## pine
==> flow/design.v (excerpt) <==
module ALU_16_bit(
input wire [15:0] A,
input wire [15:0] B,
input wire [3:0] ALU_FUN,
input wire clk,
output reg [15:0] ALU_OUT,
output reg Carry_Flag,
output reg Arith_Flag,
output reg Logic_Flag,
output reg CMP_Flag,
output reg Shift_Flag
);
==> flow/config.mk <==
export PLATFORM = sky130hd
export DESIGN_NAME = ALU_16_bit
export DESIGN_NICKNAME = ALU_16_bit
export VERILOG_FILES = /design/flow/design.v
export SDC_FILE = /design/flow/constraint.sdc
export NUM_CORES = 4
export LEC_CHECK = 0
export CAP_MARGIN = 5
export CELL_PAD_IN_SITES_DETAIL_PLACEMENT = 2
export CELL_PAD_IN_SITES_GLOBAL_PLACEMENT = 3
export CORE_ASPECT_RATIO = 0.95
export CORE_MARGIN = 2
export CORE_UTILIZATION = 40
export GPL_ROUTABILITY_DRIVEN = 1
export GPL_TIMING_DRIVEN = 1
export MAX_ROUTING_LAYER = met5
export SLEW_MARGIN = 30
export TNS_END_PERCENT = 80
==> flow/constraint.sdc <==
create_clock -name core_clock -period 46.9 [get_ports {clk}]
set_input_delay 9.3800 -clock core_clock [delete_from_list [all_inputs] [get_ports {clk}]]
set_output_delay 9.3800 -clock core_clock [all_outputs]
set_load 0.01 [all_outputs]
run.sh (not shown) runs the stock make flow with config.mk's settings and CLKGATE_MAP_FILE=.
pine went all the way through the flow, and no timing, DRC or antenna check failed.
Modified inputs, oak compared to pine
# pine
export LEC_CHECK = 0
export CAP_MARGIN = 5
export CELL_PAD_IN_SITES_DETAIL_PLACEMENT = 2
export CELL_PAD_IN_SITES_GLOBAL_PLACEMENT = 3
export CORE_ASPECT_RATIO = 0.95
export CORE_MARGIN = 2
export CORE_UTILIZATION = 40
export GPL_ROUTABILITY_DRIVEN = 1
export GPL_TIMING_DRIVEN = 1
export MAX_ROUTING_LAYER = met5
export SLEW_MARGIN = 30
export TNS_END_PERCENT = 80
create_clock -name core_clock -period 46.9 [get_ports {clk}]
# oak
export LEC_CHECK = 0
export CAP_MARGIN = 5
export CELL_PAD_IN_SITES_GLOBAL_PLACEMENT = 3
export CORE_ASPECT_RATIO = 0.95
export CORE_MARGIN = 2
export CORE_UTILIZATION = 40
export GPL_ROUTABILITY_DRIVEN = 0
export GPL_TIMING_DRIVEN = 0
export SLEW_MARGIN = 30
export TNS_END_PERCENT = 10
create_clock -name core_clock -period 31.0 [get_ports {clk}]
[summary]
- Summary of oak over pine: global-route usage decreased 4.2 points, peak supply drop increased about 160%.
- Largest stage delay on the critical path came out lower on oak than on pine.
- Run comparison: pine launch point of the critical path B[9]; oak launch point of the critical path B[7]
- Slowest cell on the critical path: or4_1 -> pine, or4_4 -> oak
- Re final critical-path setup slack: oak and pine aren't equal, and the lower value belongs to oak.
- oak against pine: final cell count increased by 185 relative to the old numbers, hold slack decreased by 3.54 ns relative to the old numbers, final worst-path cycle share increased by 9.5 points relative to the old numbers, power dissipated by switching net loads increased by 51% relative to the old numbers.


The RTL this note starts from:
==> flow/design.v <==
module ALU_16_bit(
input wire [15:0] A,
input wire [15:0] B,
input wire [3:0] ALU_FUN,
input wire clk,
output reg [15:0] ALU_OUT,
output reg Carry_Flag,
output reg Arith_Flag,
output reg Logic_Flag,
output reg CMP_Flag,
output reg Shift_Flag
);
reg [15:0] ALU_OUT_Comb;
always @ (*)
 begin
  Arith_Flag = 0;
  Logic_Flag = 0;
  CMP_Flag = 0;
  Shift_Flag = 0;
  Carry_Flag = 0;
  case (ALU_FUN)
    4'b0000: begin
	          {Carry_Flag, ALU_OUT_Comb} = A + B;
	          Arith_Flag = 1; 
			 end
	4'b0001: begin 
	          {Carry_Flag, ALU_OUT_Comb} = A - B;
	          Arith_Flag = 1;
 			 end
	4'b0010: begin 
	          ALU_OUT_Comb = A * B;
	          Arith_Flag = 1; 
			 end
	4'b0011: begin
	          if (B != 16'b0)
	           begin
			    ALU_OUT_Comb = A / B;
				Arith_Flag = 1;
			   end
			  else
			   begin
			    ALU_OUT_Comb = 16'b0;
				Arith_Flag = 1;
			   end
			 end
	4'b0100: begin 
	          ALU_OUT_Comb = A & B;
	          Logic_Flag = 1; 
			 end
	4'b0101: begin
	          ALU_OUT_Comb = A | B;
	          Logic_Flag = 1;
			 end
	4'b0110: begin 
	          ALU_OUT_Comb = ~ (A & B);
	          Logic_Flag = 1;
			 end
	4'b0111: begin
	          ALU_OUT_Comb = ~ (A | B);
	          Logic_Flag = 1;
			 end
	4'b1000: begin
	          ALU_OUT_Comb = A ^ B;
	          Logic_Flag = 1;
			 end
	4'b1001: begin 
	          ALU_OUT_Comb = ~ (A ^ B);
	          Logic_Flag = 1;
			 end
	4'b1010: begin
	          if (A == B)
	           begin
			    ALU_OUT_Comb = 16'b1;
				CMP_Flag = 1;
			   end
			  else
			   begin
			    ALU_OUT_Comb = 16'b0;
				CMP_Flag = 1;
			   end
			 end
	4'b1011: begin
	          if (A > B)
	           begin
			    ALU_OUT_Comb = 16'b10;
				CMP_Flag = 1;
			   end
			  else
			   begin
			    ALU_OUT_Comb = 16'b0;
				CMP_Flag = 1;
			   end
			 end
	4'b1100: begin
	          if (A < B)
	           begin
			    ALU_OUT_Comb = 16'b11;
				CMP_Flag = 1;
			   end
			  else
			   begin
			    ALU_OUT_Comb = 16'b0;
				CMP_Flag = 1;
			   end
			 end
	4'b1101: begin 
	          ALU_OUT_Comb = A >> 1 ;
	          Shift_Flag = 1;
			 end
	4'b1110: begin
           	  ALU_OUT_Comb = A << 1 ;
	          Shift_Flag = 1;
			 end
	default: ALU_OUT_Comb = 16'b0;
  endcase
 end
always @ (posedge clk)
 begin
  ALU_OUT <= ALU_OUT_Comb;
 end 
endmodule
Settings: LEC_CHECK=0, CAP_MARGIN=20, CORE_MARGIN=2, CORE_UTILIZATION=65, CTS_CLUSTER_DIAMETER=339, SETUP_SLACK_MARGIN=-2.0, SLEW_MARGIN=20, TNS_END_PERCENT=5; clock period 29.3 ns.
The first run finished with negative setup slack left.
Then changed:
--- a/flow/config.mk
+++ b/flow/config.mk
@@ -9,6 +9,5 @@
 export CORE_MARGIN = 2
 export CORE_UTILIZATION = 65
-export CTS_CLUSTER_DIAMETER = 339
-export SETUP_SLACK_MARGIN = -2.0
+export CTS_CLUSTER_DIAMETER = 383
+export CTS_CLUSTER_SIZE = 96
 export SLEW_MARGIN = 20
-export TNS_END_PERCENT = 5
==> flow/constraint.sdc (replaced) <==
create_clock -name core_clock -period 11.3 [get_ports {clk}]
set_input_delay 2.2600 -clock core_clock [delete_from_list [all_inputs] [get_ports {clk}]]
set_output_delay 2.2600 -clock core_clock [all_outputs]
set_load 0.01 [all_outputs]
The changed run ended with an error in clock tree synthesis. Area after synthesis does not change. Die size does not change. Synthesized cell count does not change.


// ALU_16_bit: RTL as listed in full above, without the edits since
make LEC_CHECK=0 ABC_AREA=1 CAP_MARGIN=40 CORE_MARGIN=9 CORE_UTILIZATION=59 CTS_CLUSTER_DIAMETER=204 CTS_CLUSTER_SIZE=65 GPL_ROUTABILITY_DRIVEN=0 GPL_TIMING_DRIVEN=0 PLACE_DENSITY=0.41 SLEW_MARGIN=20 TNS_END_PERCENT=5 finish   # period 31.0 ns
Rerun with:
Settings changed: ABC_AREA 1 to unset, CAP_MARGIN 40 to 20, CORE_MARGIN 9 to 2, CORE_UTILIZATION 59 to 40, CTS_CLUSTER_DIAMETER 204 to unset, CTS_CLUSTER_SIZE 65 to unset, GPL_ROUTABILITY_DRIVEN 0 to unset, GPL_TIMING_DRIVEN 0 to unset, PLACE_DENSITY 0.41 to unset, TNS_END_PERCENT 5 to unset.
=> The new run finished with timing, DRC and antenna clean; synthesized cell count went down by about a fifth; routed wire length went up by a quarter to a third; maximum frequency went down by a few percent; core utilization went down by 20 points; synthesized area went down slightly; setup slack gets worse by 0.64 ns; global-route usage went up by 1.2 points; non-clock buffer count went up by 105; combinational power went up by a quarter to a third; design area went up by a few percent.
Rerun with:
Settings changed: ABC_AREA set to 1, CAP_MARGIN 20 to 15, CORE_UTILIZATION 40 to 70, CTS_CLUSTER_DIAMETER set to 338, CTS_CLUSTER_SIZE set to 98, GPL_ROUTABILITY_DRIVEN set to 0, GPL_TIMING_DRIVEN set to 0, PLACE_DENSITY set to 0.84, TNS_END_PERCENT set to 15.
After rerunning:
- combinational power is lower by 24%
- total power is lower by 23%
- non-clock buffer count decreases by 126
- clock-buffer cell count fell by 1
- fmax rises by 1.5%
- cell count is higher by 1.3%
- design area came out lower by 8.6%
- routed wire length came out lower by 21%
- setup slack gains 0.46 ns


// ALU_16_bit: RTL as listed in full above, without the edits since
clock: 15.5 ns
lec_check: 0
cap_margin: 20
core_margin: 2
core_utilization: 71
cts_cluster_size: 37
place_density: 0.78
slew_margin: 20
The first run stopped in clock tree synthesis.
==> next run, changes <==
CORE_UTILIZATION = 68   (was 71)
CTS_CLUSTER_DIAMETER = 29   (was not set)
PLACE_DENSITY = not set   (was 0.78)
Result: The new run ended with an error in clock tree synthesis (DPL-0038); synthesized cell count is unchanged; area after synthesis is unchanged; die area rose by 4.3%.
==> next run, changes <==
CORE_UTILIZATION = 49   (was 68)
CTS_CLUSTER_DIAMETER = not set   (was 29)
CTS_CLUSTER_SIZE = not set   (was 37)
clock period = 11.3 ns   (was 15.5 ns; I/O delays follow)
Outcome: The changed run reached the layout checks and failed them: negative setup slack; die size increases by 38%; area after synthesis is unchanged; synthesized cell count stays the same.
==> next run, changes <==
CORE_UTILIZATION = 59   (was 49)
clock period = 15.5 ns   (was 11.3 ns; I/O delays follow)
=> Now the flow stopped in global routing. Die size falls by about a fifth. Synthesized area stays the same. Synthesized cell count does not change.
==> next run, changes <==
CORE_UTILIZATION = 58   (was 59)
SETUP_SLACK_MARGIN = -2.0   (was not set)
clock period = 29.3 ns   (was 15.5 ns; I/O delays follow)
After rerunning:
- The changed run completed and failed the layout checks on negative setup slack
- die area came out higher by 1.7%
- area after synthesis does not change
- synthesized cell count does not change
Power figures rest on the tool's default switching activity, not on a simulated workload.
